--- design/flow/config.mk ---
export PLATFORM = sky130hd
export DESIGN_NAME = IDP_encoder_42
export DESIGN_NICKNAME = IDP_encoder_42
export VERILOG_FILES = /design/flow/design.v
export SDC_FILE = /design/flow/constraint.sdc
export NUM_CORES = 4
export LEC_CHECK = 0
export CAP_MARGIN = 5
export CELL_PAD_IN_SITES_DETAIL_PLACEMENT = 1
export CORE_MARGIN = 3
export CORE_UTILIZATION = 51
export CTS_CLUSTER_DIAMETER = 399
export CTS_CLUSTER_SIZE = 33
export GPL_ROUTABILITY_DRIVEN = 1
export GPL_TIMING_DRIVEN = 1
export MAX_ROUTING_LAYER = met5
export MIN_ROUTING_LAYER = met1
export SETUP_SLACK_MARGIN = -1.15
export SLEW_MARGIN = 20
--- design/flow/constraint.sdc ---
create_clock -name core_clock -period 66.1 [get_ports {clock}]
set_input_delay 13.2200 -clock core_clock [delete_from_list [all_inputs] [get_ports {clock}]]
set_output_delay 13.2200 -clock core_clock [all_outputs]
set_load 0.01 [all_outputs]
--- design/flow/design.v ---
`timescale 1ns / 1ps
module IDP_encoder_42(   
    input wire[29 - 1 : 0] datain,     
    input wire clock,
    output reg[41:0] codeout     
    );
    reg [3:0] code_reg;
    wire [41 - 4 : 0] code_wire;     
    reg [27 - 1 : 0] r_msb;    
    always @(datain) begin       
        if(datain < 102334155) begin   
            code_reg[3:0] = 4'b0000;
            r_msb = datain; 
        end
        else if( (datain >= 102334155) && (datain < 165580141) ) begin
            code_reg[3:0] = 4'b0001;
            r_msb = datain - 63245986; 
        end
        else if( (datain >= 165580141) && (datain < 267914296) ) begin
            code_reg[3:0] = 4'b1000;
            r_msb = datain - 165580141; 
        end
        else if( (datain >= 267914296) && (datain < (165580141 * 2)) ) begin
            code_reg[3:0] = 4'b1001;
            r_msb = datain - 63245986 - 165580141; 
        end
        else if( (datain >= (165580141 * 2)) && (datain < 433494437) ) begin
            code_reg[3:0] = 4'b0011;
            r_msb = datain - 63245986 - 267914296; 
        end
        else if( (datain >= 433494437) && (datain < (267914296 * 2)) ) begin
            code_reg[3:0] = 4'b1100;
            r_msb = datain - 267914296 - 165580141; 
        end
        else if( (datain >= (267914296 * 2)) && (datain < (267914296 * 2 + 63245986)) ) begin
            code_reg[3:0] = 4'b0110;
            r_msb = datain - (267914296 * 2); 
        end
        else if( (datain >= (267914296 * 2 + 63245986)) && (datain < 701408733) ) begin
            code_reg[3:0] = 4'b0111;
            r_msb = datain - (267914296 * 2) - 63245986; 
        end
        else if( (datain >= 701408733) && (datain < (701408733 + 63245986)) ) begin
            code_reg[3:0] = 4'b1110;
            r_msb = datain - (267914296 * 2) - 165580141; 
        end
        else begin
            code_reg[3:0] = 4'b1111;
            r_msb = datain - (267914296 * 2) - 165580141 - 63245986; 
        end
    end
    wire [26 - 1 : 0] r37;
    wire [26 - 1 : 0] r36;
    wire [25 - 1 : 0] r35;
    wire [24 - 1 : 0] r34;
    wire [24 - 1 : 0] r33;
    wire [23 - 1 : 0] r32;
    wire [22 - 1 : 0] r31;
    wire [22 - 1 : 0] r30;
    wire [21 - 1 : 0] r29;
    wire [20 - 1 : 0] r28;
    wire [19 - 1 : 0] r27;
    wire [19 - 1 : 0] r26;
    wire [18 - 1 : 0] r25;
    wire [17 - 1 : 0] r24;
    wire [17 - 1 : 0] r23;
    wire [16 - 1 : 0] r22;
    wire [15 - 1 : 0] r21;
    wire [15 - 1 : 0] r20;
    wire [14 - 1 : 0] r19;
    wire [13 - 1 : 0] r18;
    wire [13 - 1 : 0] r17;
    wire [12 - 1 : 0] r16;
    wire [11 - 1 : 0] r15;
    wire [10 - 1 : 0] r14;
    wire [10 - 1 : 0] r13;
    wire [9 - 1 : 0] r12;
    wire [8 - 1 : 0] r11;
    wire [8 - 1 : 0] r10;
    wire [7 - 1 : 0] r09;
    wire [6 - 1 : 0] r08;
    wire [6 - 1 : 0] r07;
    wire [5 - 1 : 0] r06;
    wire [4 - 1 : 0] r05;
    wire [3 - 1 : 0] r04;
    wire [3 - 1 : 0] r03;
    wire [2 - 1 : 0] r02;
    wire [1 - 1 : 0] r01;
    assign r37 = (code_wire[37] == 0) ? (r_msb) : (r_msb - 39088169);
    assign r36 = (code_wire[36] == 0) ? (r37) : (r37 - 24157817);
    assign r35 = (code_wire[35] == 0) ? (r36) : (r36 - 14930352);
    assign r34 = (code_wire[34] == 0) ? (r35) : (r35 - 9227465);
    assign r33 = (code_wire[33] == 0) ? (r34) : (r34 - 5702887);
    assign r32 = (code_wire[32] == 0) ? (r33) : (r33 - 3524578);
    assign r31 = (code_wire[31] == 0) ? (r32) : (r32 - 2178309);
    assign r30 = (code_wire[30] == 0) ? (r31) : (r31 - 1346269);
    assign r29 = (code_wire[29] == 0) ? (r30) : (r30 - 832040);
    assign r28 = (code_wire[28] == 0) ? (r29) : (r29 - 514229);
    assign r27 = (code_wire[27] == 0) ? (r28) : (r28 - 317811);
    assign r26 = (code_wire[26] == 0) ? (r27) : (r27 - 196418);
    assign r25 = (code_wire[25] == 0) ? (r26) : (r26 - 121393);
    assign r24 = (code_wire[24] == 0) ? (r25) : (r25 - 75025);
    assign r23 = (code_wire[23] == 0) ? (r24) : (r24 - 46368);
    assign r22 = (code_wire[22] == 0) ? (r23) : (r23 - 28657);
    assign r21 = (code_wire[21] == 0) ? (r22) : (r22 - 17711);
    assign r20 = (code_wire[20] == 0) ? (r21) : (r21 - 10946);
    assign r19 = (code_wire[19] == 0) ? (r20) : (r20 - 6765);
    assign r18 = (code_wire[18] == 0) ? (r19) : (r19 - 4181);
    assign r17 = (code_wire[17] == 0) ? (r18) : (r18 - 2584);
    assign r16 = (code_wire[16] == 0) ? (r17) : (r17 - 1597);
    assign r15 = (code_wire[15] == 0) ? (r16) : (r16 - 987);
    assign r14 = (code_wire[14] == 0) ? (r15) : (r15 - 610);
    assign r13 = (code_wire[13] == 0) ? (r14) : (r14 - 377);
    assign r12 = (code_wire[12] == 0) ? (r13) : (r13 - 233);
    assign r11 = (code_wire[11] == 0) ? (r12) : (r12 - 144);
    assign r10 = (code_wire[10] == 0) ? (r11) : (r11 - 89);
    assign r09 = (code_wire[09] == 0) ? (r10) : (r10 - 55);
    assign r08 = (code_wire[08] == 0) ? (r09) : (r09 - 34);
    assign r07 = (code_wire[07] == 0) ? (r08) : (r08 - 21);
    assign r06 = (code_wire[06] == 0) ? (r07) : (r07 - 13);
    assign r05 = (code_wire[05] == 0) ? (r06) : (r06 - 8);
    assign r04 = (code_wire[04] == 0) ? (r05) : (r05 - 5);
    assign r03 = (code_wire[03] == 0) ? (r04) : (r04 - 3);
    assign r02 = (code_wire[02] == 0) ? (r03) : (r03 - 2);
    assign r01 = (code_wire[01] == 0) ? (r02) : (r02 - 1);
    assign code_wire[37] = (r_msb < 39088169) ? (0) : ( (r_msb >= 63245986) ? (1) : (code_reg[0]) );
    assign code_wire[36] = (r37 < 24157817) ? (0) : ( (r37 >= 39088169) ? (1) : (code_wire[37]) );
    assign code_wire[35] = (r36 < 14930352) ? (0) : ( (r36 >= 24157817) ? (1) : (code_wire[36]) );
    assign code_wire[34] = (r35 < 9227465) ? (0) : ( (r35 >= 14930352) ? (1) : (code_wire[35]) );
    assign code_wire[33] = (r34 < 5702887) ? (0) : ( (r34 >= 9227465) ? (1) : (code_wire[34]) );
    assign code_wire[32] = (r33 < 3524578) ? (0) : ( (r33 >= 5702887) ? (1) : (code_wire[33]) );
    assign code_wire[31] = (r32 < 2178309) ? (0) : ( (r32 >= 3524578) ? (1) : (code_wire[32]) );
    assign code_wire[30] = (r31 < 1346269) ? (0) : ( (r31 >= 2178309) ? (1) : (code_wire[31]) );
    assign code_wire[29] = (r30 < 832040) ? (0) : ( (r30 >= 1346269) ? (1) : (code_wire[30]) );
    assign code_wire[28] = (r29 < 514229) ? (0) : ( (r29 >= 832040) ? (1) : (code_wire[29]) );
    assign code_wire[27] = (r28 < 317811) ? (0) : ( (r28 >= 514229) ? (1) : (code_wire[28]) );
    assign code_wire[26] = (r27 < 196418) ? (0) : ( (r27 >= 317811) ? (1) : (code_wire[27]) );
    assign code_wire[25] = (r26 < 121393) ? (0) : ( (r26 >= 196418) ? (1) : (code_wire[26]) );
    assign code_wire[24] = (r25 < 75025) ? (0) : ( (r25 >= 121393) ? (1) : (code_wire[25]) );
    assign code_wire[23] = (r24 < 46368) ? (0) : ( (r24 >= 75025) ? (1) : (code_wire[24]) );
    assign code_wire[22] = (r23 < 28657) ? (0) : ( (r23 >= 46368) ? (1) : (code_wire[23]) );
    assign code_wire[21] = (r22 < 17711) ? (0) : ( (r22 >= 28657) ? (1) : (code_wire[22]) );
    assign code_wire[20] = (r21 < 10946) ? (0) : ( (r21 >= 17711) ? (1) : (code_wire[21]) );
    assign code_wire[19] = (r20 < 6765) ? (0) : ( (r20 >= 10946) ? (1) : (code_wire[20]) );
    assign code_wire[18] = (r19 < 4181) ? (0) : ( (r19 >= 6765) ? (1) : (code_wire[19]) );
    assign code_wire[17] = (r18 < 2584) ? (0) : ( (r18 >= 4181) ? (1) : (code_wire[18]) );
    assign code_wire[16] = (r17 < 1597) ? (0) : ( (r17 >= 2584) ? (1) : (code_wire[17]) );
    assign code_wire[15] = (r16 < 987) ? (0) : ( (r16 >= 1597) ? (1) : (code_wire[16]) );
    assign code_wire[14] = (r15 < 610) ? (0) : ( (r15 >= 987) ? (1) : (code_wire[15]) );
    assign code_wire[13] = (r14 < 377) ? (0) : ( (r14 >= 610) ? (1) : (code_wire[14]) );
    assign code_wire[12] = (r13 < 233) ? (0) : ( (r13 >= 377) ? (1) : (code_wire[13]) );
    assign code_wire[11] = (r12 < 144) ? (0) : ( (r12 >= 233) ? (1) : (code_wire[12]) );
    assign code_wire[10] = (r11 < 89) ? (0) : ( (r11 >= 144) ? (1) : (code_wire[11]) );
    assign code_wire[9] = (r10 < 55) ? (0) : ( (r10 >= 89) ? (1) : (code_wire[10]) );
    assign code_wire[8] = (r09 < 34) ? (0) : ( (r09 >= 55) ? (1) : (code_wire[9]) );
    assign code_wire[7] = (r08 < 21) ? (0) : ( (r08 >= 34) ? (1) : (code_wire[8]) );
    assign code_wire[6] = (r07 < 13) ? (0) : ( (r07 >= 21) ? (1) : (code_wire[7]) );
    assign code_wire[5] = (r06 < 8) ? (0) : ( (r06 >= 13) ? (1) : (code_wire[6]) );
    assign code_wire[4] = (r05 < 5) ? (0) : ( (r05 >= 8) ? (1) : (code_wire[5]) );
    assign code_wire[3] = (r04 < 3) ? (0) : ( (r04 >= 5) ? (1) : (code_wire[4]) );
    assign code_wire[2] = (r03 < 2) ? (0) : ( (r03 >= 3) ? (1) : (code_wire[3]) );
    assign code_wire[1] = (r02 < 1) ? (0) : ( (r02 >= 2) ? (1) : (code_wire[2]) );
    assign code_wire[0] = r01;
    always @(posedge clock) begin
        codeout[41 - 4 : 0] <= code_wire;
        codeout[41 : 41 - 3] <= code_reg;
    end
endmodule
--- design/flow/run.sh ---
#!/bin/bash
# the make line also repeats each setting of config.mk as NAME=value (left out here)
make -C /OpenROAD-flow-scripts/flow DESIGN_CONFIG=/design/flow/config.mk WORK_HOME=/design/flow/orfs CLKGATE_MAP_FILE= finish
==> run_results.csv, run 1 <==
group,metric,value,unit
clock_tree,cts_tree,"done",
die,fp.dieH,298,um
timing,hold_violations,0,
global_routing,first_global_vias,54000,
layout,num-nets-final,6700,
setup_path,end_kind,"register",
timing,rsz0062_at_grt,"yes",
logic_synthesis,yosys_area,43500,sq um
logic_synthesis,synth_warnings,1,
drt,detail_route.iter0.violations,5791,
logic_synthesis,xor_area_share,13.8,%
setup_path,critPathCapture,"codeout[0]",
layout,design_area,51800,sq um
outcome,status,"finished with violations",
logic_synthesis,top_area_share,9.21,%
logic_synthesis,avgSynthCellArea,7.17,sq um
logic_synthesis,syn_area,43500,sq um
timing,slew_headroom,27.7,%
clock_tree,clock-sinks,42,
setup_path,slowest_delay,0.66,ns
global_routing,grt_pass1_wl,304000,um
drt,drtAntennaViolNets,0,
clock_tree,cts_made_buffers,5,
outcome,check-failures,"negative setup slack",
clock_tree,ctsHoldBuffers,0,
drt,antenna_cells,0,
setup_path,cp_slowest_cell,"a21boi_1",
placed_design,io_buffers,71,
layout,area_delta_synth_final,19.1,%
die,fp_util,51.7,%
setup_path,critical_path_class,"input port to register",
clock_tree,clkTransAtPathRegs,0.10,ns
die,fp.dieW,298,um
timing,drv_slew,0,
logic_synthesis,synth_dominant_cell_count,"nor2_1",
timing,fin_ws,-1.23,ns
logic_synthesis,async_flop_share,0,%
logic_synthesis,compound_area_share,40.1,%
hold_path,min-delay-start,"datain[18]",
logic_synthesis,fp_nets,6184,
hold_path,hold_class,"input port to register",
logic_synthesis,top_area_cell,"xnor2_1",
logic_synthesis,simple_gate_share,30.1,%
clock_tree,htreeDepth,2,
setup_path,start_kind,"input port",
hold_path,hold_path_end,"codeout[39]",
drt,viasPerCell,7.29,
timing,setup_viol,4,
global_routing,grt_overflow,0,
placed_design,gp_congestion,1.02,
setup_path,cp.arrival,67.57,ns
die,die-area,88800,sq um
hold_path,hold_depth,8,
logic_synthesis,ys_sh_adder,2.62,%
logic_synthesis,synth.area.mux_share,4.07,%
setup_path,worst-path-buf-inv,39,
clock_tree,ctsLongestPathBuffers,2,
die,core_area,84100,sq um
drt,drc_errors,0,
logic_synthesis,logic_family,"AND-OR/OR-AND gates",
timing,tightest_slew,1.08,ns
timing,min_period,67.33,ns
flow_run,warning_count,80,
drt,detail_route.first_pass.iterations,6,
setup_path,cpMostUsedCell,"inv_1",
logic_synthesis,area_leaders,"xnor2_1 9.2%, nor2_1 4.8%, nand2_1 4.0%, a21oi_1 3.8%, xor2_1 3.0%",
setup_path,path_delay_family,"AND-OR/OR-AND gates",
placed_design,place_area,48300,sq um
logic_synthesis,ys_types,213,
logic_synthesis,ys_seq_share,1.93,%
logic_synthesis,postSynthCellCount,6063,
setup_path,worst-path-stages,237,
logic_synthesis,yosys-stat-cells,6063,
logic_synthesis,synth-seq-cells,42,
global_routing,antenna_found_initial,1,
timing,max_freq,14.9,MHz
drt,routed_wl,209000,um
die,ios,72,
setup_path,startpoint,"datain[5]",
timing,worst_hold_slack,13.97,ns
die,row_count,106,
logic_synthesis,ff_type,"dfxtp_1",
global_routing,grt_max_degree,31,
logic_synthesis,synthTopCellsByCount,"551 x nor2_1, 467 x nand2_1, 457 x xnor2_1",
timing,finalClockPeriodUsage,102,%
drt,vias,56200,
setup_path,crit_required,66.34,ns
logic_synthesis,enable_flop_cells,0,
global_routing,grt_usage,41.1,%
drt,wl_per_cell,27.1,um
flow_run,max_cap_viol_count,0,
setup_path,cp_max_fo,27,
clock_tree,root_buffer,"clkbuf_16",
placed_design,hpwlAfterDp,156000,um
==> layer usage <==
layer	GRT usage [%]	wire length [um]
met1	52.9	83800
met3	6.33	18000
met4	16.6	10700
met2	68.4	96400
met5	0	13
==> metrics by stage <==
step / setup WS, ns / TNS, ns / utilization (%) / instances
5_1_grt: -3.52 / -18.10 / 61.6 / 7714
6_report: -1.23 / -4.22 / 61.6 / 7714
3_3_place_gp: -1.14 / -3.94 / 57.5 / 7532
4_1_cts: -1.11 / -3.84 / 58.2 / 7558
2_1_floorplan: -1.14 / -3.80 / - / 6063
3_5_place_dp: -3.37 / -17.15 / 57.5 / 7532
==> layout make-up <==
class	count	area [sq um]
multi-input combinational	5495	42000
fill	10700	32300
timing repair buffer	816	6490
tap	1134	1420
inverter	217	878
sequential	42	841
clock buffer	6	129
clock inverter	2	37.5
timing repair inverter	2	10.0
==> timing repair <==
| action | in CTS | in global routing |
|---|---|---|
| setup buffers | 17 | 155 |
| setup endpoints to repair | 6 | 8 |
| pin swaps | 9 | 127 |
| resized | 56 | 315 |
| cloned | 1 | 4 |
==> inputs of run 2 (changes only) <==
- ABC_AREA: default -> 1
- CAP_MARGIN: 5 -> 20
- CELL_PAD_IN_SITES_DETAIL_PLACEMENT: 1 -> default
- CORE_MARGIN: 3 -> 2
- CORE_UTILIZATION: 51 -> 59
- CTS_CLUSTER_DIAMETER: 399 -> 389
- CTS_CLUSTER_SIZE: 33 -> 100
- GPL_ROUTABILITY_DRIVEN: 1 -> default
- GPL_TIMING_DRIVEN: 1 -> default
- MAX_ROUTING_LAYER: met5 -> default
- MIN_ROUTING_LAYER: met1 -> default
- SETUP_SLACK_MARGIN: -1.15 -> default
- clock period: 66.1 -> 35.3 ns (I/O delays scaled with it)
==> run_results.csv, run 2 <==
group,metric,value,unit
outcome,status,"did not finish",
outcome,failing_step,"5_1_grt",
outcome,firstError,"[ERROR DPL-0038] Utilization greater than 100%, impossible to legalize",
clock_tree,htreeDepth,2,
logic_synthesis,async_flop_share,0,%
die,core_area,64100,sq um
logic_synthesis,top_area_share,20.1,%
logic_synthesis,synth.area.mux_share,0,%
logic_synthesis,postSynthCellCount,6794,
logic_synthesis,synth-seq-cells,42,
die,fp.dieH,258,um
logic_synthesis,syn_area,38100,sq um
clock_tree,clock-sinks,42,
logic_synthesis,synth_warnings,1,
clock_tree,ctsLongestPathBuffers,2,
logic_synthesis,simple_gate_share,68.3,%
placed_design,hpwlAfterDp,121000,um
die,fp_util,59.4,%
logic_synthesis,yosys_area,38100,sq um
die,row_count,93,
logic_synthesis,ff_type,"dfxtp_1",
die,ios,72,
logic_synthesis,yosys-stat-cells,6794,
clock_tree,root_buffer,"clkbuf_16",
logic_synthesis,top_area_cell,"nand2_1",
logic_synthesis,ys_types,83,
clock_tree,ctsHoldBuffers,0,
logic_synthesis,avgSynthCellArea,5.61,sq um
clock_tree,cts_made_buffers,5,
placed_design,dpl_worst_slack,-10.44,ns
logic_synthesis,enable_flop_cells,0,
logic_synthesis,area_leaders,"nand2_1 20%, nand2_2 11%, nand3_1 9.6%, nand2_4 7.1%, nor2_1 6.1%",
logic_synthesis,ys_sh_adder,2.96,%
logic_synthesis,logic_family,"simple AND/OR/NAND/NOR gates",
logic_synthesis,ys_seq_share,2.21,%
placed_design,gp_congestion,1.09,
die,die-area,66600,sq um
placed_design,io_buffers,71,
logic_synthesis,compound_area_share,7.12,%
logic_synthesis,synth_dominant_cell_count,"nand2_1",
logic_synthesis,synthTopCellsByCount,"2039 x nand2_1, 732 x nand3_1, 640 x nand2_2",
die,fp.dieW,258,um
logic_synthesis,fp_nets,6914,
logic_synthesis,xor_area_share,4.88,%
run 2: metrics by stage:
step / cells / hold WS (ns) / setup TNS, ns / cell area [sq um]
2_1_floorplan: 6794 / 7.36 / -62.94 / 39500
3_3_place_gp: 9621 / 7.80 / -80.71 / 55300
3_5_place_dp: 9621 / 7.80 / -105.90 / 55300
4_1_cts: 9785 / 7.83 / -82.57 / 58300
run 2: timing repair:
action	4_1_cts
cloned	26
pin swaps	239
gates resized	316
buffers inserted	132
setup endpoints to repair	16
==> inputs of run 3 (changes only) <==
- CAP_MARGIN: 20 -> 10
- CELL_PAD_IN_SITES_GLOBAL_PLACEMENT: default -> 1
- CORE_UTILIZATION: 59 -> 25
- CTS_CLUSTER_DIAMETER: 389 -> 324
- CTS_CLUSTER_SIZE: 100 -> 99
- GPL_ROUTABILITY_DRIVEN: default -> 0
- GPL_TIMING_DRIVEN: default -> 0
- MAX_ROUTING_LAYER: default -> met5
- TNS_END_PERCENT: default -> 30
- clock period: 35.3 -> 43.1 ns (I/O delays scaled with it)
==> run_results.csv, run 3 <==
group,metric,value,unit
layout,area_delta_synth_final,37.6,%
setup_path,path_delay_family,"simple AND/OR/NAND/NOR gates",
hold_path,hold_class,"input port to register",
logic_synthesis,xor_area_share,4.88,%
timing,fin_ws,-4.58,ns
setup_path,crit_required,43.41,ns
clock_tree,clock-sinks,42,
timing,tns,-30.78,ns
flow_run,warning_count,80,
hold_path,hold_depth,6,
logic_synthesis,yosys_area,38100,sq um
timing,drv_slew,0,
outcome,check-failures,"negative setup slack",
global_routing,first_global_vias,42500,
layout,instances_no_fill,9577,
logic_synthesis,fp_nets,6914,
setup_path,end_kind,"register",
die,fp_util,25.1,%
placed_design,hpwlAfterDp,113000,um
drt,antenna_cells,0,
logic_synthesis,ys_seq_share,2.21,%
setup_path,cp.arrival,47.99,ns
flow_run,max_cap_viol_count,0,
die,fp.dieW,394,um
clock_tree,cts_tree,"done",
die,ios,72,
die,row_count,143,
logic_synthesis,synthTopCellsByCount,"2039 x nand2_1, 732 x nand3_1, 640 x nand2_2",
timing,min_period,47.68,ns
timing,hold_violations,0,
logic_synthesis,synth_dominant_cell_count,"nand2_1",
setup_path,start_kind,"input port",
outcome,status,"finished with violations",
logic_synthesis,top_area_share,20.1,%
logic_synthesis,postSynthCellCount,6794,
logic_synthesis,ys_types,83,
clock_tree,cts_made_buffers,5,
setup_path,worst-path-buf-inv,109,
global_routing,antenna_found_initial,1,
setup_path,cpMostUsedCell,"nand2_2",
die,core_area,152000,sq um
global_routing,grt_overflow,0,
logic_synthesis,enable_flop_cells,0,
logic_synthesis,logic_family,"simple AND/OR/NAND/NOR gates",
drt,drtAntennaViolNets,0,
setup_path,startpoint,"datain[0]",
drt,vias,44800,
global_routing,grt_max_degree,16,
setup_path,critPathCapture,"codeout[0]",
drt,viasPerCell,4.67,
logic_synthesis,synth.area.mux_share,0,%
global_routing,grt_pass1_wl,230000,um
logic_synthesis,compound_area_share,7.12,%
drt,detail_route.iter0.violations,2504,
hold_path,hold_path_end,"codeout[40]",
drt,wl_per_cell,15.2,um
logic_synthesis,async_flop_share,0,%
timing,slew_headroom,64.7,%
layout,num-nets-final,7666,
clock_tree,ctsLongestPathBuffers,2,
drt,detail_route.first_pass.iterations,5,
logic_synthesis,simple_gate_share,68.3,%
setup_path,slowest_delay,0.28,ns
logic_synthesis,ys_sh_adder,2.96,%
timing,finalClockPeriodUsage,111,%
logic_synthesis,top_area_cell,"nand2_1",
timing,setup_viol,10,
timing,tightest_slew,0.524,ns
clock_tree,htreeDepth,2,
hold_path,min-delay-start,"datain[11]",
logic_synthesis,synth_warnings,1,
placed_design,io_buffers,62,
logic_synthesis,synth-seq-cells,42,
drt,routed_wl,145000,um
logic_synthesis,yosys-stat-cells,6794,
placed_design,dp_cells,8886,
logic_synthesis,ff_type,"dfxtp_1",
logic_synthesis,avgSynthCellArea,5.61,sq um
timing,max_freq,21.0,MHz
timing,rsz0062_at_grt,"yes",
setup_path,critical_path_class,"input port to register",
global_routing,grt_usage,17.8,%
logic_synthesis,area_leaders,"nand2_1 20%, nand2_2 11%, nand3_1 9.6%, nand2_4 7.1%, nor2_1 6.1%",
setup_path,worst-path-stages,383,
setup_path,cp_max_fo,10,
clock_tree,clkTransAtPathRegs,0.10,ns
logic_synthesis,syn_area,38100,sq um
setup_path,cp_slowest_cell,"nor3_2",
die,fp.dieH,394,um
die,die-area,156000,sq um
clock_tree,root_buffer,"clkbuf_16",
drt,drc_errors,0,
[run 3: final cells by class]
type,count,area [sq um]
buffer,155,2310
clock inverter,3,23.8
sequential,42,841
inverter,905,3790
timing repair buffer,746,6430
fill,17000,99300
tap,2030,2540
multi-input combinational,5691,36400
clock buffer,5,125
[run 3: per-stage QoR]
step | utilization (%) | hold WS [ns] | setup slack [ns] | cell area (sq um)
after floorplan | - | 8.92 | -1.54 | 39100
after global placement | 27.8 | 9.36 | -10.65 | 42200
after detailed placement | 27.8 | 9.34 | -10.62 | 42200
after CTS | 32.3 | 8.93 | -4.55 | 49000
after global routing | 34.6 | 8.97 | -7.66 | 52400
final | 34.6 | 8.99 | -4.58 | 52400
[run 3: routing by layer]
metal / vias up / GRT usage, % / wire length [um]
met5: - / 0 / 0
met2: 790 / 30.1 / 68000
met4: 0 / 2.86 / 1920
li1: 23000 / - / -
met3: 105 / 1.29 / 4840
met1: 20800 / 25.0 / 70700
[run 3: what timing repair did]
| action | in CTS | in global routing |
|---|---|---|
| buffers inserted | 474 | 185 |
| cloned | 19 | 7 |
| setup endpoints to repair | 15 | 14 |
| pin swaps | 358 | 382 |
| gates resized | 659 | 500 |
| hold buffers | 0 | 0 |
==> inputs of run 4 (changes only) <==
- CAP_MARGIN: 10 -> 20
- CELL_PAD_IN_SITES_GLOBAL_PLACEMENT: 1 -> default
- CORE_UTILIZATION: 25 -> 72
- CTS_CLUSTER_DIAMETER: 324 -> 389
- CTS_CLUSTER_SIZE: 99 -> 98
- GPL_ROUTABILITY_DRIVEN: 0 -> default
- GPL_TIMING_DRIVEN: 0 -> default
- HOLD_SLACK_MARGIN: default -> -0.07
- MAX_ROUTING_LAYER: met5 -> default
- PLACE_DENSITY: default -> 0.39
- TNS_END_PERCENT: 30 -> 15
- clock period: 43.1 -> 18.7 ns (I/O delays scaled with it)
==> run_results.csv, run 4 <==
group,metric,value,unit
die,die-area,54800,sq um
die,fp.dieW,234,um
logic_synthesis,yosys-stat-cells,6794,
logic_synthesis,top_area_share,20.1,%
logic_synthesis,postSynthCellCount,6794,
logic_synthesis,ys_sh_adder,2.96,%
logic_synthesis,logic_family,"simple AND/OR/NAND/NOR gates",
logic_synthesis,ys_types,83,
logic_synthesis,async_flop_share,0,%
die,fp.dieH,234,um
logic_synthesis,fp_nets,6914,
logic_synthesis,avgSynthCellArea,5.61,sq um
outcome,failing_step,"3_5_place_dp",
logic_synthesis,synth_dominant_cell_count,"nand2_1",
logic_synthesis,synth_warnings,1,
logic_synthesis,ff_type,"dfxtp_1",
logic_synthesis,syn_area,38100,sq um
logic_synthesis,synthTopCellsByCount,"2039 x nand2_1, 732 x nand3_1, 640 x nand2_2",
logic_synthesis,xor_area_share,4.88,%
die,ios,72,
outcome,firstError,"[ERROR DPL-0038] Utilization greater than 100%, impossible to legalize",
logic_synthesis,top_area_cell,"nand2_1",
die,fp_util,72.7,%
logic_synthesis,ys_seq_share,2.21,%
logic_synthesis,synth-seq-cells,42,
logic_synthesis,enable_flop_cells,0,
die,row_count,84,
placed_design,gp_congestion,1.19,
logic_synthesis,compound_area_share,7.12,%
logic_synthesis,area_leaders,"nand2_1 20%, nand2_2 11%, nand3_1 9.6%, nand2_4 7.1%, nor2_1 6.1%",
outcome,status,"did not finish",
logic_synthesis,simple_gate_share,68.3,%
placed_design,io_buffers,71,
die,core_area,52400,sq um
logic_synthesis,yosys_area,38100,sq um
logic_synthesis,synth.area.mux_share,0,%
-- run 4: per-stage QoR --
step | hold WS (ns) | setup TNS, ns | std cells | setup WS [ns]
2_1_floorplan | 4.04 | -329.88 | 6794 | -20.62
3_3_place_gp | 4.48 | -358.66 | 9380 | -21.38
==> inputs of run 5 (changes only) <==
- CTS_CLUSTER_DIAMETER: 389 -> 238
- CTS_CLUSTER_SIZE: 98 -> 99
- HOLD_SLACK_MARGIN: -0.07 -> default
- PLACE_DENSITY: 0.39 -> 0.43
- TNS_END_PERCENT: 15 -> 10
- clock period: 18.7 -> 55.6 ns (I/O delays scaled with it)
==> run_results.csv, run 5 <==
group,metric,value,unit
clock_tree,cts_made_buffers,5,
timing,min_period,52.87,ns
logic_synthesis,async_flop_share,0,%
setup_path,cp_slowest_cell,"clkdlybuf4s50_1",
drt,wl_per_cell,15.2,um
hold_path,hold_path_end,"codeout[40]",
outcome,status,"no timing/DRC/antenna violations",
placed_design,hpwlAfterDp,88500,um
drt,routed_wl,116000,um
clock_tree,cts_tree,"done",
die,die-area,54800,sq um
drt,drc_errors,0,
logic_synthesis,top_area_share,20.1,%
drt,vias,44600,
logic_synthesis,xor_area_share,4.88,%
logic_synthesis,synth.area.mux_share,0,%
clock_tree,ctsHoldBuffers,0,
logic_synthesis,logic_family,"simple AND/OR/NAND/NOR gates",
timing,max_freq,18.9,MHz
die,core_area,52400,sq um
logic_synthesis,synth-seq-cells,42,
die,row_count,84,
setup_path,cpMostUsedCell,"nand2_1",
logic_synthesis,synth_warnings,1,
global_routing,grt_pass1_wl,178000,um
setup_path,start_kind,"input port",
logic_synthesis,ys_sh_adder,2.96,%
timing,setup_viol,0,
clock_tree,clkTransAtPathRegs,0.11,ns
drt,detail_route.first_pass.iterations,8,
hold_path,min-delay-start,"datain[22]",
hold_path,hold_class,"input port to register",
logic_synthesis,simple_gate_share,68.3,%
global_routing,antenna_found_initial,2,
logic_synthesis,compound_area_share,7.12,%
layout,area_delta_synth_final,7.07,%
setup_path,cp_max_fo,21,
setup_path,critical_path_class,"input port to register",
drt,detail_route.iter0.violations,4710,
logic_synthesis,synth_dominant_cell_count,"nand2_1",
logic_synthesis,postSynthCellCount,6794,
timing,slew_headroom,54.2,%
clock_tree,root_buffer,"clkbuf_16",
setup_path,worst-path-buf-inv,59,
logic_synthesis,yosys-stat-cells,6794,
clock_tree,ctsLongestPathBuffers,2,
flow_run,warning_count,79,
logic_synthesis,syn_area,38100,sq um
die,fp.dieW,234,um
drt,drtAntennaViolNets,0,
global_routing,grt_max_degree,34,
logic_synthesis,ys_seq_share,2.21,%
timing,hold_violations,0,
die,fp_util,72.7,%
timing,fin_ws,2.73,ns
setup_path,path_delay_family,"simple AND/OR/NAND/NOR gates",
clock_tree,htreeDepth,2,
setup_path,crit_required,55.90,ns
placed_design,dpl_worst_slack,-0.805,ns
logic_synthesis,fp_nets,6914,
drt,viasPerCell,5.84,
hold_path,hold_depth,5,
global_routing,grt_overflow,0,
setup_path,end_kind,"register",
global_routing,grt_usage,38.3,%
logic_synthesis,ys_types,83,
die,ios,72,
logic_synthesis,top_area_cell,"nand2_1",
setup_path,cp.arrival,53.16,ns
placed_design,gp_congestion,1.07,
logic_synthesis,yosys_area,38100,sq um
setup_path,critPathCapture,"codeout[0]",
timing,worst_hold_slack,11.58,ns
setup_path,worst-path-stages,362,
placed_design,io_buffers,71,
logic_synthesis,avgSynthCellArea,5.61,sq um
setup_path,slowest_delay,0.43,ns
layout,num-nets-final,7065,
die,fp.dieH,234,um
logic_synthesis,enable_flop_cells,0,
clock_tree,clock-sinks,42,
logic_synthesis,area_leaders,"nand2_1 20%, nand2_2 11%, nand3_1 9.6%, nand2_4 7.1%, nor2_1 6.1%",
timing,finalClockPeriodUsage,95.1,%
logic_synthesis,ff_type,"dfxtp_1",
logic_synthesis,synthTopCellsByCount,"2039 x nand2_1, 732 x nand3_1, 640 x nand2_2",
global_routing,first_global_vias,38100,
timing,tightest_slew,0.685,ns
setup_path,startpoint,"datain[15]",
flow_run,max_cap_viol_count,0,
timing,drv_slew,0,
run 5: what timing repair did:
action | in CTS | in global routing
pin swaps | 1 | 59
setup buffers | 0 | 130
gates resized | 5 | 268
setup endpoints to repair | 4 | 9
gates cloned | 1 | 23
run 5: metrics by stage:
| stage | cells | utilization [%] | instance area (sq um) | TNS (ns) |
|---|---|---|---|---|
| after floorplan | 6794 | - | 38100 | 0 |
| after global placement | 7472 | 73.1 | 38300 | 0 |
| after detailed placement | 7472 | 73.1 | 38300 | -2.45 |
| after CTS | 7481 | 73.4 | 38500 | 0 |
| after global routing | 7634 | 77.8 | 40800 | -1.90 |
| final | 7636 | 77.8 | 40800 | 0 |
run 5: layout make-up:
| class | instances | area (sq um) |
|---|---|---|
| Antenna cell | 2 | 5.00 |
| Clock buffer | 5 | 125 |
| Clock inverter | 3 | 23.8 |
| Fill cell | 4337 | 11600 |
| Inverter | 905 | 3660 |
| Multi-Input combinational cell | 5711 | 32700 |
| Sequential cell | 42 | 841 |
| Tap cell | 688 | 861 |
| Timing Repair Buffer | 279 | 2550 |
| Timing Repair inverter | 1 | 6.26 |
run 5: routing by layer:
layer	up-vias	wire length [um]	GRT usage (%)
met2	2179	53600	64.7
met5	-	0	0
met4	0	4760	14.9
met1	20100	47800	49.9
met3	421	9740	3.82
li1	21900	-	-
==> inputs of run 6 (changes only) <==
- ABC_AREA: 1 -> 0
- CAP_MARGIN: 20 -> 25
- CELL_PAD_IN_SITES_GLOBAL_PLACEMENT: default -> 1
- CORE_UTILIZATION: 72 -> 61
- CTS_CLUSTER_DIAMETER: 238 -> 294
- CTS_CLUSTER_SIZE: 99 -> 20
- GPL_ROUTABILITY_DRIVEN: default -> 0
- GPL_TIMING_DRIVEN: default -> 1
- MAX_ROUTING_LAYER: default -> met4
- PLACE_DENSITY: 0.43 -> default
- TNS_END_PERCENT: 10 -> 30
- clock period: 55.6 -> 70.5 ns (I/O delays scaled with it)
==> run_results.csv, run 6 <==
group,metric,value,unit
hold_path,hold_path_end,"codeout[41]",
logic_synthesis,ff_type,"dfxtp_1",
timing,hold_violations,0,
die,fp.dieH,271,um
placed_design,dp_cells,7170,
placed_design,io_buffers,71,
layout,n_fill_cell,6139,
die,die-area,73400,sq um
placed_design,hpwlAfterDp,124000,um
setup_path,cpMostUsedCell,"inv_1",
layout,combGateArea,41100,sq um
setup_path,path_delay_family,"AND-OR/OR-AND gates",
logic_synthesis,avgSynthCellArea,7.17,sq um
setup_path,cp_slowest_cell,"a2111oi_0",
logic_synthesis,syn_area,43500,sq um
logic_synthesis,xor_area_share,13.8,%
logic_synthesis,simple_gate_share,30.1,%
layout,num-nets-final,6456,
drt,drc_errors,0,
global_routing,met1_usage,54.4,%
global_routing,grt_usage,41.9,%
timing,drv_slew,0,
logic_synthesis,synth-seq-cells,42,
clock_tree,root_buffer,"clkbuf_16",
setup_path,cp.arrival,68.51,ns
timing,setup_viol,0,
logic_synthesis,async_flop_share,0,%
timing,fin_ws,2.25,ns
layout,area_delta_synth_final,12.0,%
clock_tree,ctsLongestPathBuffers,2,
die,fp.dieW,271,um
die,row_count,97,
timing,max_freq,14.7,MHz
clock_tree,htreeDepth,2,
placed_design,place_area,46300,sq um
logic_synthesis,synthTopCellsByCount,"551 x nor2_1, 467 x nand2_1, 457 x xnor2_1",
clock_tree,clkTransAtPathRegs,0.12,ns
clock_tree,cts_tree,"done",
outcome,status,"no timing/DRC/antenna violations",
logic_synthesis,ys_sh_adder,2.62,%
timing,min_period,68.25,ns
logic_synthesis,top_area_share,9.21,%
global_routing,top_usage_layer,"met2",
hold_path,hold_class,"input port to register",
hold_path,min-delay-start,"datain[22]",
drt,viasPerCell,7.21,
global_routing,grt_overflow,0,
drt,vias,52500,
die,fp_util,61.9,%
die,ios,72,
hold_path,hold_depth,7,
setup_path,worst-path-buf-inv,38,
flow_run,warning_count,81,
global_routing,use_met3,5.33,%
die,core_area,70300,sq um
setup_path,end_kind,"register",
layout,instances_no_fill,7277,
drt,detail_route.first_pass.iterations,10,
global_routing,grt_max_degree,39,
clock_tree,ctsHoldBuffers,0,
logic_synthesis,synth.area.mux_share,4.07,%
logic_synthesis,synth_dominant_cell_count,"nor2_1",
timing,finalClockPeriodUsage,96.8,%
placed_design,dpl_worst_slack,-1.80,ns
global_routing,antenna_found_initial,2,
global_routing,use_met2,65.4,%
setup_path,startpoint,"datain[4]",
logic_synthesis,area_leaders,"xnor2_1 9.2%, nor2_1 4.8%, nand2_1 4.0%, a21oi_1 3.8%, xor2_1 3.0%",
flow_run,max_cap_viol_count,0,
logic_synthesis,yosys_area,43500,sq um
global_routing,grt_pass1_wl,253000,um
setup_path,critical_path_class,"input port to register",
logic_synthesis,compound_area_share,40.1,%
timing,tns,0,ns
drt,wl_per_cell,22.2,um
logic_synthesis,ys_seq_share,1.93,%
setup_path,start_kind,"input port",
setup_path,cp_max_fo,19,
logic_synthesis,ys_types,213,
drt,routed_wl,162000,um
logic_synthesis,fp_nets,6184,
timing,slew_headroom,34.3,%
global_routing,first_global_vias,47100,
drt,drtAntennaViolNets,0,
setup_path,critPathCapture,"codeout[0]",
logic_synthesis,top_area_cell,"xnor2_1",
logic_synthesis,logic_family,"AND-OR/OR-AND gates",
clock_tree,cts_made_buffers,5,
logic_synthesis,enable_flop_cells,0,
setup_path,worst-path-stages,253,
drt,detail_route.iter0.violations,7539,
logic_synthesis,postSynthCellCount,6063,
setup_path,crit_required,70.77,ns
timing,tightest_slew,0.978,ns
setup_path,slowest_delay,0.65,ns
logic_synthesis,yosys-stat-cells,6063,
layout,register_area,841,sq um
clock_tree,clock-sinks,42,
layout,design_area,48700,sq um
logic_synthesis,synth_warnings,1,
[run 6: layout make-up]
cell class                      instances  area share, %
Multi-Input combinational cell       5495           84.4
Timing Repair Buffer                  574           9.37
Tap cell                              940           2.42
Inverter                              217           1.80
Sequential cell                        42           1.73
Clock buffer                            5          0.257
Clock inverter                          3         0.0488
Antenna cell                            1        0.00514
[run 6: through the flow]
stage	hold WS, ns	util, %
floorplan	14.40	-
global placement	14.84	65.9
detailed placement	14.83	65.9
CTS	15.07	66.4
global route	14.94	69.3
finish	14.87	69.3
[run 6: layer usage]
| layer | vias up | share of wire (%) |
|---|---|---|
| li1 | 24000 | - |
| met1 | 24500 | 41 |
| met2 | 3341 | 44 |
| met3 | 623 | 9.9 |
| met4 | 0 | 4.8 |
| met5 | - | 0 |
[run 6: timing repair]
item | 4_1_cts | 5_1_grt
setup endpoints to repair | 5 | 8
pin swaps | 2 | 67
buffers inserted | 5 | 91
resized | 27 | 270
gates cloned | 0 | 2
==> inputs of run 7 (changes only) <==
- ABC_AREA: 0 -> 1
- CAP_MARGIN: 25 -> 20
- CELL_PAD_IN_SITES_GLOBAL_PLACEMENT: 1 -> default
- CORE_MARGIN: 2 -> 9
- CORE_UTILIZATION: 61 -> 40
- CTS_CLUSTER_DIAMETER: 294 -> 348
- CTS_CLUSTER_SIZE: 20 -> 92
- GPL_ROUTABILITY_DRIVEN: 0 -> default
- GPL_TIMING_DRIVEN: 1 -> default
- MAX_ROUTING_LAYER: met4 -> default
- PLACE_DENSITY_LB_ADDON: default -> 0.01
- SETUP_SLACK_MARGIN: default -> -2.0
- TNS_END_PERCENT: 30 -> 15
- clock period: 70.5 -> 70.0 ns (I/O delays scaled with it)
==> run_results.csv, run 7 <==
group,metric,value,unit
logic_synthesis,ys_seq_share,2.21,%
drt,routed_wl,123000,um
outcome,status,"no timing/DRC/antenna violations",
logic_synthesis,ys_sh_adder,2.96,%
clock_tree,post_cts_buffers,0,
global_routing,grt_max_degree,36,
logic_synthesis,yosys-stat-cells,6794,
logic_synthesis,synth_dominant_cell_count,"nand2_1",
timing,tightest_slew,0.925,ns
logic_synthesis,enable_flop_cells,0,
setup_path,start_kind,"input port",
setup_path,cp.arrival,65.85,ns
die,die-area,107000,sq um
timing,setup_viol,0,
clock_tree,root_buffer,"clkbuf_16",
logic_synthesis,ys_types,83,
drt,vias,41000,
setup_path,critical_path_class,"input port to register",
flow_run,warning_count,77,
clock_tree,htreeDepth,2,
timing,min_period,65.54,ns
timing,slew_headroom,38.3,%
placed_design,io_buffers,71,
logic_synthesis,syn_area,38100,sq um
die,ios,72,
logic_synthesis,synth-seq-cells,42,
setup_path,end_kind,"register",
drt,detail_route.first_pass.iterations,8,
clock_tree,cts_made_buffers,5,
die,row_count,112,
global_routing,antenna_found_initial,1,
clock_tree,cts_tree,"done",
global_routing,first_global_vias,38400,
logic_synthesis,area_leaders,"nand2_1 20%, nand2_2 11%, nand3_1 9.6%, nand2_4 7.1%, nor2_1 6.1%",
setup_path,crit_required,70.31,ns
logic_synthesis,simple_gate_share,68.3,%
logic_synthesis,synth.area.mux_share,0,%
hold_path,hold_depth,5,
logic_synthesis,yosys_area,38100,sq um
clock_tree,clock-sinks,42,
logic_synthesis,synthTopCellsByCount,"2039 x nand2_1, 732 x nand3_1, 640 x nand2_2",
clock_tree,ctsLongestPathBuffers,2,
drt,drc_errors,0,
timing,drv_slew,0,
logic_synthesis,xor_area_share,4.88,%
logic_synthesis,postSynthCellCount,6794,
setup_path,worst-path-stages,379,
global_routing,grt_usage,22.2,%
logic_synthesis,compound_area_share,7.12,%
placed_design,gp_congestion,0.937,
logic_synthesis,synth_warnings,1,
flow_run,max_cap_viol_count,0,
setup_path,cp_slowest_cell,"a21oi_2",
setup_path,worst-path-buf-inv,59,
hold_path,min-delay-start,"datain[27]",
setup_path,cp_max_fo,35,
hold_path,hold_path_end,"codeout[40]",
logic_synthesis,logic_family,"simple AND/OR/NAND/NOR gates",
drt,antenna_cells,0,
setup_path,cpMostUsedCell,"nand2_1",
drt,drtAntennaViolNets,0,
clock_tree,post_cts_resized,0,
global_routing,grt_overflow,0,
clock_tree,ctsHoldBuffers,0,
timing,max_freq,15.3,MHz
drt,detail_route.iter0.violations,3015,
die,fp_util,40.6,%
clock_tree,clkTransAtPathRegs,0.12,ns
logic_synthesis,top_area_share,20.1,%
placed_design,hpwlAfterDp,101000,um
setup_path,startpoint,"datain[1]",
logic_synthesis,ff_type,"dfxtp_1",
layout,num-nets-final,6840,
setup_path,slowest_delay,0.73,ns
timing,worst_hold_slack,14.79,ns
timing,finalClockPeriodUsage,93.6,%
die,fp.dieW,327,um
global_routing,grt_pass1_wl,201000,um
logic_synthesis,top_area_cell,"nand2_1",
timing,hold_violations,0,
logic_synthesis,async_flop_share,0,%
die,fp.dieH,327,um
logic_synthesis,fp_nets,6914,
setup_path,critPathCapture,"codeout[0]",
layout,area_delta_synth_final,1.40,%
timing,tns,0,ns
drt,wl_per_cell,15.4,um
drt,viasPerCell,5.14,
setup_path,path_delay_family,"simple AND/OR/NAND/NOR gates",
hold_path,hold_class,"input port to register",
die,core_area,93900,sq um
logic_synthesis,avgSynthCellArea,5.61,sq um
==> run 7: area by class of cell <==
cell class / count / area [sq um]
fill: 10600 / 55300
timing repair buffer: 76 / 748
inverter: 905 / 3600
tap: 1254 / 1570
clock buffer: 5 / 125
clock inverter: 3 / 25.0
sequential: 42 / 841
multi-input combinational: 5690 / 31700
==> run 7: metrics by stage <==
stage	std cells	setup slack [ns]	area (sq um)	util, %
after global placement	7967	5.39	38500	41.0
after CTS	7975	4.61	38600	41.2
after global routing	7975	-1.87	38600	41.2
after floorplan	6794	18.00	38100	-
final	7975	4.46	38600	41.2
after detailed placement	7967	4.35	38500	41.0
==> run 7: metal layers <==
| layer | vias to the layer above | wire [um] | global-route usage (%) | share of wire (%) |
|---|---|---|---|---|
| li1 | 21400 | - | - | - |
| met1 | 18600 | 60200 | 30.8 | 49 |
| met2 | 881 | 56200 | 37.3 | 46 |
| met3 | 128 | 4460 | 1.76 | 3.6 |
| met4 | 0 | 2200 | 4.39 | 1.8 |
| met5 | - | 0 | 0 | 0 |
==> inputs of run 8 (changes only) <==
- ABC_AREA: 1 -> 0
- CAP_MARGIN: 20 -> 10
- CELL_PAD_IN_SITES_GLOBAL_PLACEMENT: default -> 1
- CORE_MARGIN: 9 -> 2
- CTS_CLUSTER_DIAMETER: 348 -> 60
- CTS_CLUSTER_SIZE: 92 -> 61
- GPL_ROUTABILITY_DRIVEN: default -> 0
- GPL_TIMING_DRIVEN: default -> 0
- MAX_ROUTING_LAYER: default -> met5
- PLACE_DENSITY_LB_ADDON: 0.01 -> default
- SETUP_SLACK_MARGIN: -2.0 -> default
- TNS_END_PERCENT: 15 -> 30
- clock period: 70.0 -> 43.1 ns (I/O delays scaled with it)
==> run_results.csv, run 8 <==
group,metric,value,unit
outcome,status,"finished with violations",
outcome,check-failures,"negative setup slack",
placed_design,io_buffers,62,
setup_path,worst-path-buf-inv,85,
hold_path,hold_depth,6,
setup_path,cp_max_fo,10,
clock_tree,htreeDepth,2,
logic_synthesis,ys_sh_adder,2.62,%
logic_synthesis,ff_type,"dfxtp_1",
drt,antenna_cells,0,
hold_path,hold_path_end,"codeout[40]",
die,fp.dieW,334,um
timing,worst_hold_slack,9.26,ns
drt,routed_wl,194000,um
logic_synthesis,synth.area.mux_share,4.07,%
die,core_area,107000,sq um
setup_path,cpMostUsedCell,"buf_4",
layout,num-nets-final,6940,
clock_tree,root_buffer,"clkbuf_16",
drt,vias,53500,
layout,area_delta_synth_final,34.5,%
clock_tree,cts_made_buffers,5,
setup_path,cp_slowest_cell,"xnor2_1",
global_routing,grt_overflow,0,
global_routing,grt_pass1_wl,300000,um
clock_tree,clock-sinks,42,
setup_path,cp.arrival,61.98,ns
setup_path,end_kind,"register",
setup_path,critPathCapture,"codeout[0]",
global_routing,grt_max_degree,15,
setup_path,crit_required,43.38,ns
logic_synthesis,enable_flop_cells,0,
setup_path,slowest_delay,0.83,ns
logic_synthesis,async_flop_share,0,%
logic_synthesis,ys_types,213,
timing,min_period,61.70,ns
die,ios,72,
global_routing,grt_usage,33.2,%
logic_synthesis,synthTopCellsByCount,"551 x nor2_1, 467 x nand2_1, 457 x xnor2_1",
logic_synthesis,synth-seq-cells,42,
drt,detail_route.first_pass.iterations,6,
logic_synthesis,synth_warnings,1,
clock_tree,clkTransAtPathRegs,0.12,ns
logic_synthesis,simple_gate_share,30.1,%
timing,rsz0062_at_grt,"yes",
flow_run,max_cap_viol_count,0,
die,die-area,111000,sq um
setup_path,worst-path-stages,284,
global_routing,first_global_vias,50700,
placed_design,dp_cells,7528,
timing,hold_violations,0,
setup_path,path_delay_family,"AND-OR/OR-AND gates",
drt,viasPerCell,6.51,
drt,drtAntennaViolNets,0,
timing,max_freq,16.2,MHz
die,fp_util,40.5,%
drt,detail_route.iter0.violations,4982,
timing,drv_slew,0,
setup_path,critical_path_class,"input port to register",
timing,finalClockPeriodUsage,143,%
timing,setup_viol,20,
hold_path,hold_class,"input port to register",
placed_design,hpwlAfterDp,146000,um
layout,instances_no_fill,8223,
logic_synthesis,top_area_share,9.21,%
clock_tree,cts_tree,"done",
logic_synthesis,top_area_cell,"xnor2_1",
drt,drc_errors,0,
logic_synthesis,synth_dominant_cell_count,"nor2_1",
logic_synthesis,yosys-stat-cells,6063,
logic_synthesis,ys_seq_share,1.93,%
setup_path,start_kind,"input port",
clock_tree,ctsLongestPathBuffers,2,
timing,tightest_slew,1.21,ns
die,row_count,120,
logic_synthesis,syn_area,43500,sq um
logic_synthesis,fp_nets,6184,
logic_synthesis,xor_area_share,13.8,%
logic_synthesis,area_leaders,"xnor2_1 9.2%, nor2_1 4.8%, nand2_1 4.0%, a21oi_1 3.8%, xor2_1 3.0%",
logic_synthesis,avgSynthCellArea,7.17,sq um
logic_synthesis,compound_area_share,40.1,%
timing,fin_ws,-18.60,ns
drt,wl_per_cell,23.6,um
global_routing,antenna_found_initial,1,
logic_synthesis,postSynthCellCount,6063,
timing,slew_headroom,18.5,%
flow_run,warning_count,84,
die,fp.dieH,334,um
setup_path,startpoint,"datain[7]",
logic_synthesis,yosys_area,43500,sq um
layout,n_fill_cell,10500,
hold_path,min-delay-start,"datain[25]",
logic_synthesis,logic_family,"AND-OR/OR-AND gates",
## run 8: repair_timing
action / 4_1_cts / 5_1_grt
setup endpoints to repair: 25 / 20
gates cloned: 2 / 1
pin swaps: 394 / 193
setup buffers: 566 / 139
resized: 854 / 204
hold buffers: 0 / 0
## run 8: per-layer routing
layer	wire length [um]	GRT usage, %	share of wire [%]	vias to the layer above
li1	-	-	-	24900
met1	88900	46.6	46	26000
met2	85700	52.7	44	2210
met3	13600	4.46	7.0	372
met4	6110	9.51	3.1	2
met5	20	0	0.010	-
## run 8: cell type report
class	count	area, sq um	area share (%)
Multi-Input combinational cell	5493	45500	77.8
Sequential cell	42	841	1.44
Inverter	217	960	1.64
Buffer	295	3130	5.36
Clock inverter	3	43.8	0.0749
Tap cell	1403	1760	3.00
Timing Repair Buffer	765	6130	10.5
Clock buffer	5	125	0.214
## run 8: stage by stage
| step | setup WS [ns] | instance area, sq um | utilization, % | TNS (ns) |
|---|---|---|---|---|
| finish | -18.60 | 58500 | 54.5 | -233.47 |
| global route | -20.24 | 58500 | 54.5 | -259.95 |
| CTS | -18.08 | 56400 | 52.6 | -223.75 |
| detailed placement | -31.64 | 47600 | 44.4 | -499.35 |
| global placement | -31.83 | 47600 | 44.4 | -503.92 |
| floorplan | -17.93 | 45300 | - | -221.57 |
==> inputs of run 9 (changes only) <==
- ABC_AREA: 0 -> 1
- CAP_MARGIN: 10 -> 20
- CELL_PAD_IN_SITES_GLOBAL_PLACEMENT: 1 -> default
- CORE_UTILIZATION: 40 -> 72
- CTS_CLUSTER_DIAMETER: 60 -> 389
- CTS_CLUSTER_SIZE: 61 -> 98
- GPL_ROUTABILITY_DRIVEN: 0 -> default
- GPL_TIMING_DRIVEN: 0 -> default
- MAX_ROUTING_LAYER: met5 -> default
- PLACE_DENSITY: default -> 0.39
- TNS_END_PERCENT: 30 -> default
- clock period: 43.1 -> 24.3 ns (I/O delays scaled with it)
==> run_results.csv, run 9 <==
group,metric,value,unit
logic_synthesis,synth_warnings,1,
logic_synthesis,top_area_cell,"nand2_1",
outcome,firstError,"[ERROR DPL-0038] Utilization greater than 100%, impossible to legalize",
logic_synthesis,syn_area,38100,sq um
logic_synthesis,simple_gate_share,68.3,%
logic_synthesis,synth-seq-cells,42,
logic_synthesis,ys_types,83,
outcome,status,"did not finish",
logic_synthesis,synth.area.mux_share,0,%
die,fp_util,72.7,%
die,core_area,52400,sq um
placed_design,io_buffers,71,
outcome,failing_step,"3_5_place_dp",
die,die-area,54800,sq um
die,fp.dieW,234,um
die,row_count,84,
logic_synthesis,compound_area_share,7.12,%
logic_synthesis,ff_type,"dfxtp_1",
logic_synthesis,logic_family,"simple AND/OR/NAND/NOR gates",
logic_synthesis,yosys-stat-cells,6794,
logic_synthesis,postSynthCellCount,6794,
logic_synthesis,enable_flop_cells,0,
logic_synthesis,fp_nets,6914,
logic_synthesis,top_area_share,20.1,%
logic_synthesis,synth_dominant_cell_count,"nand2_1",
logic_synthesis,synthTopCellsByCount,"2039 x nand2_1, 732 x nand3_1, 640 x nand2_2",
logic_synthesis,yosys_area,38100,sq um
die,ios,72,
placed_design,gp_congestion,1.15,
logic_synthesis,area_leaders,"nand2_1 20%, nand2_2 11%, nand3_1 9.6%, nand2_4 7.1%, nor2_1 6.1%",
logic_synthesis,ys_sh_adder,2.96,%
logic_synthesis,avgSynthCellArea,5.61,sq um
logic_synthesis,xor_area_share,4.88,%
logic_synthesis,async_flop_share,0,%
die,fp.dieH,234,um
logic_synthesis,ys_seq_share,2.21,%
-- run 9: through the flow --
step | area, sq um | instances
after global placement | 54400 | 9367
after floorplan | 39600 | 6794
==> inputs of run 10 (changes only) <==
- ABC_AREA: 1 -> 0
- CAP_MARGIN: 20 -> 25
- CELL_PAD_IN_SITES_GLOBAL_PLACEMENT: default -> 0
- CORE_UTILIZATION: 72 -> 61
- CTS_CLUSTER_DIAMETER: 389 -> 294
- CTS_CLUSTER_SIZE: 98 -> 20
- GPL_ROUTABILITY_DRIVEN: default -> 1
- GPL_TIMING_DRIVEN: default -> 1
- MAX_ROUTING_LAYER: default -> met4
- PLACE_DENSITY: 0.39 -> default
- TNS_END_PERCENT: default -> 30
- clock period: 24.3 -> 58.7 ns (I/O delays scaled with it)
==> run_results.csv, run 10 <==
group,metric,value,unit
logic_synthesis,postSynthCellCount,6063,
outcome,failing_step,"4_1_cts",
placed_design,place_area,65100,sq um
logic_synthesis,synth_dominant_cell_count,"nor2_1",
placed_design,hpwlAfterDp,176000,um
logic_synthesis,top_area_share,9.21,%
logic_synthesis,area_leaders,"xnor2_1 9.2%, nor2_1 4.8%, nand2_1 4.0%, a21oi_1 3.8%, xor2_1 3.0%",
outcome,firstError,"[ERROR DPL-0033] detailed placement checks failed during check placement.",
logic_synthesis,yosys_area,43500,sq um
placed_design,dp_cells,9459,
logic_synthesis,syn_area,43500,sq um
logic_synthesis,synth-seq-cells,42,
placed_design,io_buffers,71,
logic_synthesis,synth_warnings,1,
logic_synthesis,enable_flop_cells,0,
outcome,status,"did not finish",
logic_synthesis,compound_area_share,40.1,%
logic_synthesis,fp_nets,6184,
logic_synthesis,synthTopCellsByCount,"551 x nor2_1, 467 x nand2_1, 457 x xnor2_1",
placed_design,gp_congestion,1.19,
logic_synthesis,synth.area.mux_share,4.07,%
die,die-area,73400,sq um
logic_synthesis,logic_family,"AND-OR/OR-AND gates",
logic_synthesis,ys_seq_share,1.93,%
logic_synthesis,ff_type,"dfxtp_1",
die,row_count,97,
logic_synthesis,top_area_cell,"xnor2_1",
die,fp.dieW,271,um
logic_synthesis,xor_area_share,13.8,%
logic_synthesis,async_flop_share,0,%
logic_synthesis,yosys-stat-cells,6063,
logic_synthesis,simple_gate_share,30.1,%
logic_synthesis,avgSynthCellArea,7.17,sq um
die,core_area,70300,sq um
die,fp.dieH,271,um
logic_synthesis,ys_sh_adder,2.62,%
logic_synthesis,ys_types,213,
die,fp_util,61.9,%
die,ios,72,
-- run 10: stage by stage --
stage / hold WS, ns / setup slack [ns]
3_5_place_dp: 12.48 / -3.50
2_1_floorplan: 12.04 / -5.45
3_3_place_gp: 12.47 / -0.918
==> inputs of run 11 (changes only) <==
- ABC_AREA: 0 -> 1
- CAP_MARGIN: 25 -> 10
- CELL_PAD_IN_SITES_GLOBAL_PLACEMENT: 0 -> 1
- CORE_UTILIZATION: 61 -> 72
- CTS_CLUSTER_DIAMETER: 294 -> 376
- CTS_CLUSTER_SIZE: 20 -> 10
- GPL_ROUTABILITY_DRIVEN: 1 -> 0
- HOLD_SLACK_MARGIN: default -> 0.29
- MAX_ROUTING_LAYER: met4 -> met5
- PLACE_DENSITY_LB_ADDON: default -> 0.12
- SETUP_SLACK_MARGIN: default -> -0.75
- SLEW_MARGIN: 20 -> 40
- clock period: 58.7 -> 16.0 ns (I/O delays scaled with it)
==> run_results.csv, run 11 <==
group,metric,value,unit
logic_synthesis,compound_area_share,7.12,%
outcome,firstError,"[ERROR FLW-0024] Place density exceeds 1.0 (current PLACE_DENSITY_LB_ADDON =  0.12). Please check if the value of  PLACE_DENSITY_LB_ADDON is between 0 and 0.99.",
logic_synthesis,enable_flop_cells,0,
logic_synthesis,simple_gate_share,68.3,%
logic_synthesis,synth_dominant_cell_count,"nand2_1",
logic_synthesis,yosys-stat-cells,6794,
die,row_count,84,
die,fp_util,72.7,%
die,core_area,52400,sq um
logic_synthesis,yosys_area,38100,sq um
logic_synthesis,fp_nets,6914,
logic_synthesis,synth.area.mux_share,0,%
logic_synthesis,ys_types,83,
logic_synthesis,area_leaders,"nand2_1 20%, nand2_2 11%, nand3_1 9.6%, nand2_4 7.1%, nor2_1 6.1%",
outcome,failing_step,"3_1_place_gp_skip_io",
die,die-area,54800,sq um
logic_synthesis,top_area_cell,"nand2_1",
logic_synthesis,synth_warnings,1,
logic_synthesis,synthTopCellsByCount,"2039 x nand2_1, 732 x nand3_1, 640 x nand2_2",
die,fp.dieH,234,um
die,fp.dieW,234,um
logic_synthesis,avgSynthCellArea,5.61,sq um
logic_synthesis,top_area_share,20.1,%
logic_synthesis,xor_area_share,4.88,%
logic_synthesis,ys_seq_share,2.21,%
outcome,status,"did not finish",
logic_synthesis,ff_type,"dfxtp_1",
logic_synthesis,logic_family,"simple AND/OR/NAND/NOR gates",
logic_synthesis,synth-seq-cells,42,
logic_synthesis,postSynthCellCount,6794,
logic_synthesis,ys_sh_adder,2.96,%
logic_synthesis,async_flop_share,0,%
logic_synthesis,syn_area,38100,sq um
==> inputs of run 12 (changes only) <==
- ABC_AREA: 1 -> default
- CAP_MARGIN: 10 -> 20
- CELL_PAD_IN_SITES_GLOBAL_PLACEMENT: 1 -> default
- CORE_UTILIZATION: 72 -> 68
- CTS_CLUSTER_DIAMETER: 376 -> 361
- CTS_CLUSTER_SIZE: 10 -> 29
- GPL_ROUTABILITY_DRIVEN: 0 -> default
- GPL_TIMING_DRIVEN: 1 -> default
- HOLD_SLACK_MARGIN: 0.29 -> default
- MAX_ROUTING_LAYER: met5 -> met4
- PLACE_DENSITY_LB_ADDON: 0.12 -> default
- SETUP_SLACK_MARGIN: -0.75 -> -1.58
- SLEW_MARGIN: 40 -> 20
- TNS_END_PERCENT: 30 -> 5
- clock period: 16.0 -> 57.3 ns (I/O delays scaled with it)
==> run_results.csv, run 12 <==
group,metric,value,unit
outcome,status,"did not finish",
outcome,failing_step,"3_5_place_dp",
outcome,firstError,"[ERROR DPL-0038] Utilization greater than 100%, impossible to legalize",
logic_synthesis,async_flop_share,0,%
logic_synthesis,fp_nets,6184,
placed_design,gp_congestion,1.25,
die,row_count,92,
logic_synthesis,synth_dominant_cell_count,"nor2_1",
die,fp_util,68.9,%
logic_synthesis,logic_family,"AND-OR/OR-AND gates",
logic_synthesis,ys_types,213,
logic_synthesis,simple_gate_share,30.1,%
logic_synthesis,avgSynthCellArea,7.17,sq um
logic_synthesis,postSynthCellCount,6063,
logic_synthesis,synth_warnings,1,
logic_synthesis,yosys-stat-cells,6063,
logic_synthesis,yosys_area,43500,sq um
die,fp.dieW,257,um
logic_synthesis,top_area_share,9.21,%
logic_synthesis,enable_flop_cells,0,
logic_synthesis,synth.area.mux_share,4.07,%
die,die-area,66000,sq um
logic_synthesis,ff_type,"dfxtp_1",
logic_synthesis,synth-seq-cells,42,
die,ios,72,
logic_synthesis,synthTopCellsByCount,"551 x nor2_1, 467 x nand2_1, 457 x xnor2_1",
logic_synthesis,xor_area_share,13.8,%
logic_synthesis,top_area_cell,"xnor2_1",
logic_synthesis,ys_seq_share,1.93,%
logic_synthesis,ys_sh_adder,2.62,%
logic_synthesis,compound_area_share,40.1,%
placed_design,io_buffers,71,
die,fp.dieH,257,um
logic_synthesis,syn_area,43500,sq um
die,core_area,63100,sq um
logic_synthesis,area_leaders,"xnor2_1 9.2%, nor2_1 4.8%, nand2_1 4.0%, a21oi_1 3.8%, xor2_1 3.0%",
[run 12: per-stage QoR]
step / hold WS, ns / cell area [sq um] / setup slack (ns)
after global placement: 12.20 / 65200 / -1.76
after floorplan: 11.76 / 45200 / -6.60
